Setup of Q:
// topmodule
module topmodule (
    input clk,
    input en,reset,
    output [31:0] imem_addr,
    input  [31:0] imem_rdata,
    output [31:0] dmem_addr,
    output [31:0] dmem_wdata,
    output dmem_we,
    input  [31:0] dmem_rdata,
    output halted
);
clock: 7.9 ns
lec_check: 0
abc_area: 0
cap_margin: 20
cell_pad_in_sites_detail_placement: 0
cell_pad_in_sites_global_placement: 0
core_margin: 9
core_utilization: 48
cts_cluster_size: 80
max_routing_layer: met4
min_routing_layer: met2
place_density_lb_addon: 0.23
slew_margin: 20
tns_end_percent: 5
run.sh (not shown) runs the stock make flow with config.mk's settings and CLKGATE_MAP_FILE=.
Status(Q) = ERROR, stage = global routing
Input changes introduced in T (baseline for comparison: Q):
Settings: removing CELL_PAD_IN_SITES_DETAIL_PLACEMENT (formerly 0); setting HOLD_SLACK_MARGIN to -0.09 for the first time; removing CELL_PAD_IN_SITES_GLOBAL_PLACEMENT (formerly 0); removing ABC_AREA (formerly 0); removing MAX_ROUTING_LAYER (formerly met4); removing PLACE_DENSITY_LB_ADDON (formerly 0.23); changing CORE_MARGIN from 9 to 2; changing CTS_CLUSTER_SIZE from 80 to 50; changing CORE_UTILIZATION from 48 to 68; removing MIN_ROUTING_LAYER (formerly met2); changing the clock period (ns, I/O delays scaled along) from 7.9 to 4.72.
==> comparison <==
Side by side, chip footprint turned out lower in T than in Q. Finished, but not clean: T, with negative setup slack. Taking T over Q, the number of rows created at floorplan ratio works out to 0.842. Post-cts resize count for T is higher than for Q. Lower core outline area goes to T over Q. Detailed-placement wirelength estimate ends up lower on T. T gives more floorplan-stage core utilization than Q did. Post-placement cell area (T over Q): increase, 2.8%. Between T and Q, it is T whose instance count after placement with tap cells included is lower, by about 2%. Reported for T and Q, synthesized cell count turned out identical to the last digit.

Starting RTL as in the previous note.
==> flow/config.mk <==
export PLATFORM = sky130hd
export DESIGN_NAME = topmodule
export DESIGN_NICKNAME = topmodule
export VERILOG_FILES = /design/flow/design.v
export SDC_FILE = /design/flow/constraint.sdc
export NUM_CORES = 4
export LEC_CHECK = 0
export ABC_AREA = 1
export CAP_MARGIN = 20
export CORE_ASPECT_RATIO = 0.5
export CORE_MARGIN = 2
export CORE_UTILIZATION = 72
export CTS_CLUSTER_DIAMETER = 376
export CTS_CLUSTER_SIZE = 92
export PLACE_DENSITY = 0.37
export SLEW_MARGIN = 20
==> flow/constraint.sdc <==
create_clock -name core_clock -period 2.59 [get_ports {clk}]
set_input_delay 0.5180 -clock core_clock [delete_from_list [all_inputs] [get_ports {clk}]]
set_output_delay 0.5180 -clock core_clock [all_outputs]
set_load 0.01 [all_outputs]
The baseline ended with an error in global routing (5_1_grt) (GRT-0232).
Change:
Settings changed: ABC_AREA 1 to unset, CORE_ASPECT_RATIO 0.5 to unset, CORE_UTILIZATION 72 to 57, CTS_CLUSTER_DIAMETER 376 to unset, CTS_CLUSTER_SIZE 92 to unset, PLACE_DENSITY 0.37 to 0.6.
Clock period 2.59 ns to 5.43 ns, I/O delays scaled along.
=>
- The changed run completed without violations
- area after synthesis shrinks by 2.6%
- die size grows by 22%
- synthesized cell count went down by 20%

## wip/willow
Starting RTL as in the previous note.
clock: 4.47 ns
lec_check: 0
cap_margin: 20
cell_pad_in_sites_detail_placement: 0
cell_pad_in_sites_global_placement: 0
core_margin: 10
core_utilization: 59
gpl_timing_driven: 1
min_routing_layer: met2
place_density: 0.91
setup_slack_margin: 0.85
slew_margin: 30
wip/willow terminated abnormally: global routing (5_1_grt) reported GRT-0232.
--- input diff wip/willow..wip/lagoon ---
# wip/willow
export LEC_CHECK = 0
export CAP_MARGIN = 20
export CELL_PAD_IN_SITES_DETAIL_PLACEMENT = 0
export CELL_PAD_IN_SITES_GLOBAL_PLACEMENT = 0
export CORE_MARGIN = 10
export CORE_UTILIZATION = 59
export GPL_TIMING_DRIVEN = 1
export MIN_ROUTING_LAYER = met2
export PLACE_DENSITY = 0.91
export SETUP_SLACK_MARGIN = 0.85
export SLEW_MARGIN = 30
create_clock -name core_clock -period 4.47 [get_ports {clk}]
# wip/lagoon
export LEC_CHECK = 0
export CAP_MARGIN = 20
export CORE_MARGIN = 2
export CORE_UTILIZATION = 58
export SLEW_MARGIN = 20
create_clock -name core_clock -period 2.94 [get_ports {clk}]
==> comparison <==
Nothing crashed in wip/lagoon and all stages finished; the problem is that the final layout failed, the offending checks being negative setup slack. Reported for wip/willow and wip/lagoon, number of library cell types mapped by synthesis turned out identical to the last digit. Comparing wip/willow and wip/lagoon, standard-cell row count is higher on wip/lagoon. Measured against wip/willow, the placed instance count of wip/lagoon comes out at 1.07 times the reference value. Comparing initial cell density of the core for wip/willow and wip/lagoon, the bigger number came from wip/willow. Compared with wip/willow, in wip/lagoon area after synthesis essentially unchanged, chip height went down 14 um, synthesis area per yosys held.
Setup changes, wip/lagoon to wip/yarrow
# wip/lagoon
export LEC_CHECK = 0
export CAP_MARGIN = 20
export CORE_MARGIN = 2
export CORE_UTILIZATION = 58
export SLEW_MARGIN = 20
create_clock -name core_clock -period 2.94 [get_ports {clk}]
# wip/yarrow
export LEC_CHECK = 0
export CAP_MARGIN = 20
export CORE_MARGIN = 2
export CORE_UTILIZATION = 57
export SETUP_SLACK_MARGIN = 1.04
export SLEW_MARGIN = 20
create_clock -name core_clock -period 3.83 [get_ports {clk}]
Notes after the runs:
- Finished, but not clean: wip/lagoon, with negative setup slack.
- Layout checks on wip/yarrow: not met. Flow itself completed; violations: negative setup slack.
- Clock buffer count, wip/lagoon and wip/yarrow: smaller value in wip/yarrow
- Diff wip/yarrow..wip/lagoon | instance count along the most critical hold path | unchanged
- Looking only at global routing met2 resource utilization, and setting everything else aside, the higher value of wip/lagoon and wip/yarrow goes to wip/lagoon.
- wip/lagoon → wip/yarrow: wire length of the first global-routing pass moved down, number of setup buffers added after CTS up 35, cell count down 2.1%.
- The number of multi-input combinational cells in the layout of wip/lagoon and that of wip/yarrow are within noise of each other.
- In wip/yarrow the total number of nets in the final design turned out 153 lower than in wip/lagoon.
- wip/yarrow vs wip/lagoon — sum of met3 wire segment lengths after detailed routing climbed by a few percent
- Number of tap cells inserted, wip/lagoon and wip/yarrow, lower one = wip/lagoon.
The inputs of wip/amber differ from those of wip/yarrow as listed below.
# wip/yarrow
export LEC_CHECK = 0
export CAP_MARGIN = 20
export CORE_MARGIN = 2
export CORE_UTILIZATION = 57
export SETUP_SLACK_MARGIN = 1.04
export SLEW_MARGIN = 20
create_clock -name core_clock -period 3.83 [get_ports {clk}]
# wip/amber
export LEC_CHECK = 0
export CAP_MARGIN = 20
export CORE_MARGIN = 2
export CORE_UTILIZATION = 72
export PLACE_DENSITY = 0.66
export SLEW_MARGIN = 20
create_clock -name core_clock -period 4.54 [get_ports {clk}]
Notes after the runs:
Reported for wip/yarrow and wip/amber, synthesized-area fraction occupied by xor and xnor cells turned out identical to the last digit.
wip/amber ends up with higher final estimated routing congestion in global placement than wip/yarrow does.
In wip/amber relative to wip/yarrow, die size had gone down by more than 10%.
Layout checks on wip/yarrow: not met. Flow itself completed; violations: negative setup slack.
In the summary table, wip/amber is marked failed, with error ODB-0269 raised in global routing (5_1_grt).
Input changes introduced in wip/cedar (baseline for comparison: wip/amber):
# wip/amber
export LEC_CHECK = 0
export CAP_MARGIN = 20
export CORE_MARGIN = 2
export CORE_UTILIZATION = 72
export PLACE_DENSITY = 0.66
export SLEW_MARGIN = 20
create_clock -name core_clock -period 4.54 [get_ports {clk}]
# wip/cedar
export LEC_CHECK = 0
export CAP_MARGIN = 20
export CORE_MARGIN = 2
export CORE_UTILIZATION = 68
export CTS_CLUSTER_SIZE = 36
export SETUP_SLACK_MARGIN = -0.26
export SLEW_MARGIN = 20
create_clock -name core_clock -period 3.99 [get_ports {clk}]
### Flow results
- The layout from wip/cedar, despite a flow that completed every stage, fails the layout checks, with the failing checks listed as negative setup slack.
- Sort wip/amber and wip/cedar by post-CTS repair timing setup buffer count asc -> top: wip/amber
- Re synthesized-area fraction occupied by adder cells: no difference whatsoever between wip/amber and wip/cedar.
- wip/cedar vs wip/amber: placeable core region up by a few percent

== run A ==
Starting RTL as in the previous note.
==> flow/config.mk <==
export PLATFORM = sky130hd
export DESIGN_NAME = topmodule
export DESIGN_NICKNAME = topmodule
export VERILOG_FILES = /design/flow/design.v
export SDC_FILE = /design/flow/constraint.sdc
export NUM_CORES = 4
export LEC_CHECK = 0
export ABC_AREA = 1
export CAP_MARGIN = 20
export CORE_ASPECT_RATIO = 0.5
export CORE_MARGIN = 2
export CORE_UTILIZATION = 72
export CTS_CLUSTER_DIAMETER = 376
export CTS_CLUSTER_SIZE = 69
export PLACE_DENSITY = 0.6
export SLEW_MARGIN = 20
==> flow/constraint.sdc <==
create_clock -name core_clock -period 2.59 [get_ports {clk}]
set_input_delay 0.5180 -clock core_clock [delete_from_list [all_inputs] [get_ports {clk}]]
set_output_delay 0.5180 -clock core_clock [all_outputs]
set_load 0.01 [all_outputs]
Run A failed in global routing with GRT-0232.
[inputs] run B vs run A
- putting MAX_ROUTING_LAYER at met4 where nothing was set
- swapping 69 for 43 in CTS_CLUSTER_SIZE
- clearing CTS_CLUSTER_DIAMETER, which used to be 376
- swapping 72 for 61 in CORE_UTILIZATION
- clearing ABC_AREA, which used to be 1
- clearing CORE_ASPECT_RATIO, which used to be 0.5
- swapping 2.59 for 3.09 in the clock period (ns, I/O delays scaled along)
[summary]
Looking at area of placed instances across run A and run B, the one that comes out lower is run B. From run A to run B the numbers moved as follows: placement row count increased by 35 relative to the old numbers; area fraction in full adders, half adders and majority gates saw little to no change; count of instantiated cells in the yosys netlist dropped about 20%; die width fell by about 24%; area after synthesis fell by about 2.6%. Synthesized area divided by synthesized cell count for run B: 1.8 um^2 up relative to run A. For the sequential area share after synthesis, run B came in 1.2 points higher than run A did. Run B: all stages done; final checks FAILED (setup timing). Relative to run A, the die area measured on run B has increased by more than 10%.
### run B -> run C
- CORE_UTILIZATION: 61 -> 40
- MAX_ROUTING_LAYER: met4 -> unset
- CTS_CLUSTER_SIZE: 43 -> unset
- the clock period (ns, I/O delays scaled along): 3.09 -> 4.45
Notes after the runs:
- What the final checks of run C revealed, after a flow that finished every stage, was a layout that fails on setup timing.
- Diff run B -> run C: total power lost 0.019 W; final number of max-transition violations neither gained nor lost much; post-route met1 wirelength picked up an extra about 5%; worst hold slack across all endpoints picked up an extra 0.16 ns; post-cts sizing count lost 188.
- Between run C and run B, the switching part of the total power is lower for run C.
- On run C: accumulated negative setup slack is 41.56 ns higher than what run B gave.
- Lower switching power total goes to run C over run B.
- In the metrics for run C and run B, the one carrying the lower number of antenna violations at the first check in global routing is run C.
- Re number of nets in the synthesized netlist: no difference whatsoever between run B and run C.
#### Input delta (run D over run C)
- swapping 40 for 70 in CORE_UTILIZATION
- putting PLACE_DENSITY_LB_ADDON at 0.0 where nothing was set
- clearing PLACE_DENSITY, which used to be 0.6
- putting SETUP_SLACK_MARGIN at 0.31 where nothing was set
- putting CTS_CLUSTER_SIZE at 43 where nothing was set
- swapping 4.45 for 1.06 in the clock period (ns, I/O delays scaled along)
==> results <==
- No final results exist for run D, since it was stopped by error DPL-0038 during clock tree synthesis.
- Between run D and run C, the vertical extent of the die is higher for run C.
- Compared run D against run C; number of different library cells in the post-synthesis netlist within noise.
- | placed wire-length estimate | run D vs run C | worse |
- NOTE cell count after placement run C->run D increased by a few percent
- Run C -> run D: count of standard-cell rows decreased by more than 10%

Starting RTL as in the previous note.
==> flow/design.v (excerpt) <==
module topmodule (
    input clk,
    input en,reset,
    output [31:0] imem_addr,
    input  [31:0] imem_rdata,
    output [31:0] dmem_addr,
    output [31:0] dmem_wdata,
    output dmem_we,
    input  [31:0] dmem_rdata,
    output halted
);
    wire pcre,pcwe,npcre,npcwe,regbwe,regbre1,regbre2,sgen,alumux1sel,alumux2sel,aluoutre,aluoutwe,Are,Awe,Bre,Bwe,dmemwe,lmdre,lmdwe,reginmuxsel,irwe,swap,select;
    wire [1:0] immmuxsel,incdec;
    wire [3:0] alusel;
    wire [2:0] cond;
    wire [31:0] ir;
    controlunit cu(clk,en,reset,ir,pcre,pcwe,npcre,npcwe,regbwe,regbre1,regbre2,sgen,alumux1sel,alumux2sel,aluoutre,aluoutwe,Are,Awe,Bre,Bwe,dmemwe,lmdre,lmdwe,reginmuxsel,irwe,immmuxsel,alusel,cond,incdec,swap,select,halted);
    datapath dp(clk,reset,pcre,pcwe,npcre,npcwe,regbwe,regbre1,regbre2,sgen,alumux1sel,alumux2sel,aluoutre,aluoutwe,Are,Awe,Bre,Bwe,dmemwe,lmdre,lmdwe,reginmuxsel,irwe,immmuxsel,cond,alusel,ir,incdec,swap,select,
                imem_addr,imem_rdata,dmem_addr,dmem_wdata,dmem_we,dmem_rdata);
endmodule
make LEC_CHECK=0 ABC_AREA=1 CAP_MARGIN=20 CORE_ASPECT_RATIO=0.5 CORE_MARGIN=2 CORE_UTILIZATION=72 CTS_CLUSTER_DIAMETER=376 CTS_CLUSTER_SIZE=94 PLACE_DENSITY=0.4 SLEW_MARGIN=20 finish   # period 2.59 ns
The first run did not get past global routing (5_1_grt).
Edit:
- ABC_AREA: 1 -> not set
- CORE_ASPECT_RATIO: 0.5 -> not set
- CORE_UTILIZATION: 72 -> 68
- CTS_CLUSTER_DIAMETER: 376 -> not set
- CTS_CLUSTER_SIZE: 94 -> 32
- HOLD_SLACK_MARGIN: not set -> -0.09
- PLACE_DENSITY: 0.4 -> not set
- TNS_END_PERCENT: not set -> 5
- clock period: 2.59 -> 4.72 ns (I/O delays scaled with it)
With this change the flow finished but failed the layout checks on negative setup slack.
Synthesized cell count came out lower by 20%.
Area after synthesis came out lower by 2.6%.
Die size came out higher by 2.9%.

## v12
topmodule again, from the RTL that the note above started with.
export LEC_CHECK = 0
export CAP_MARGIN = 5
export CORE_MARGIN = 2
export CORE_UTILIZATION = 68
export CTS_CLUSTER_SIZE = 43
export MAX_ROUTING_LAYER = met4
export PLACE_DENSITY = 0.6
export SLEW_MARGIN = 20
create_clock -name core_clock -period 4.5 [get_ports {clk}]
v12 had finished all stages when the layout checks came back failing, citing setup timing.
The inputs of v56 differ from those of v12 as listed below.
Settings: CAP_MARGIN changed from 5 to 20; CORE_UTILIZATION changed from 68 to 57; CTS_CLUSTER_SIZE changed from 43 to 57; MAX_ROUTING_LAYER removed (was met4); the clock period (ns, I/O delays scaled along) changed from 4.5 to 3.07.
[summary]
In v56 the implementation ran to completion but is not tape-out ready, as the final checks report setup timing. [v56] combined buffer and inverter count along the critical path fell 1 relative to v12. Per the comparison of v56 with v12, power climbed 57%; fraction of power spent switching nets went down by 2.6 points; hold slack saw a decrease; global routing met3 resource utilization saw a decrease. Sort v56 and v12 by combinational power asc -> top: v12. Count of clock-buffer cells in the layout: v56 < v12. Looking at post-layout minimum cycle time across both flows, v56 is the weaker of the two, with v12 ahead. v56 against v12: clock power share was more or less identical, global-route usage went down by 8.3 points, distinct cell type count after synthesis was more or less identical.
The inputs of v16 differ from those of v56 as listed below.
Settings: CORE_UTILIZATION changed from 57 to 61; SETUP_SLACK_MARGIN newly set to 0.58; CTS_CLUSTER_SIZE removed (was 57); MAX_ROUTING_LAYER newly set to met4; the clock period (ns, I/O delays scaled along) changed from 3.07 to 3.02.
==> results <==
v16: ODB-0269 in 5_1_grt -> run aborted. As far as flip-flop and latch count after synthesis goes, v16 and v56 are indistinguishable; the numbers are identical. Re die outline height: v56 was higher than v16. v16 vs v56 — width of the die dropped by a few percent. Diff v56..v16 | share of synthesized area spent on multiplexers | unchanged. Compared with v56, number of instances resized during post-cts repair in v16 increased by more than 100%. When v16 is set beside v56, its worst slack at placement turns out to be 0.052 ns smaller. Total die area: v16 better than v56. Cell area after placement delta for v16 relative to v56: about 0.34% higher. Against v56, detailed placement HPWL in v16 rose slightly. Of the two candidates, v56 has the worse placeable core region and v16 the better one. v16 — floorplan utilization 3.8 points higher, v56 as reference.
Power is estimated from default activity; no workload was simulated.
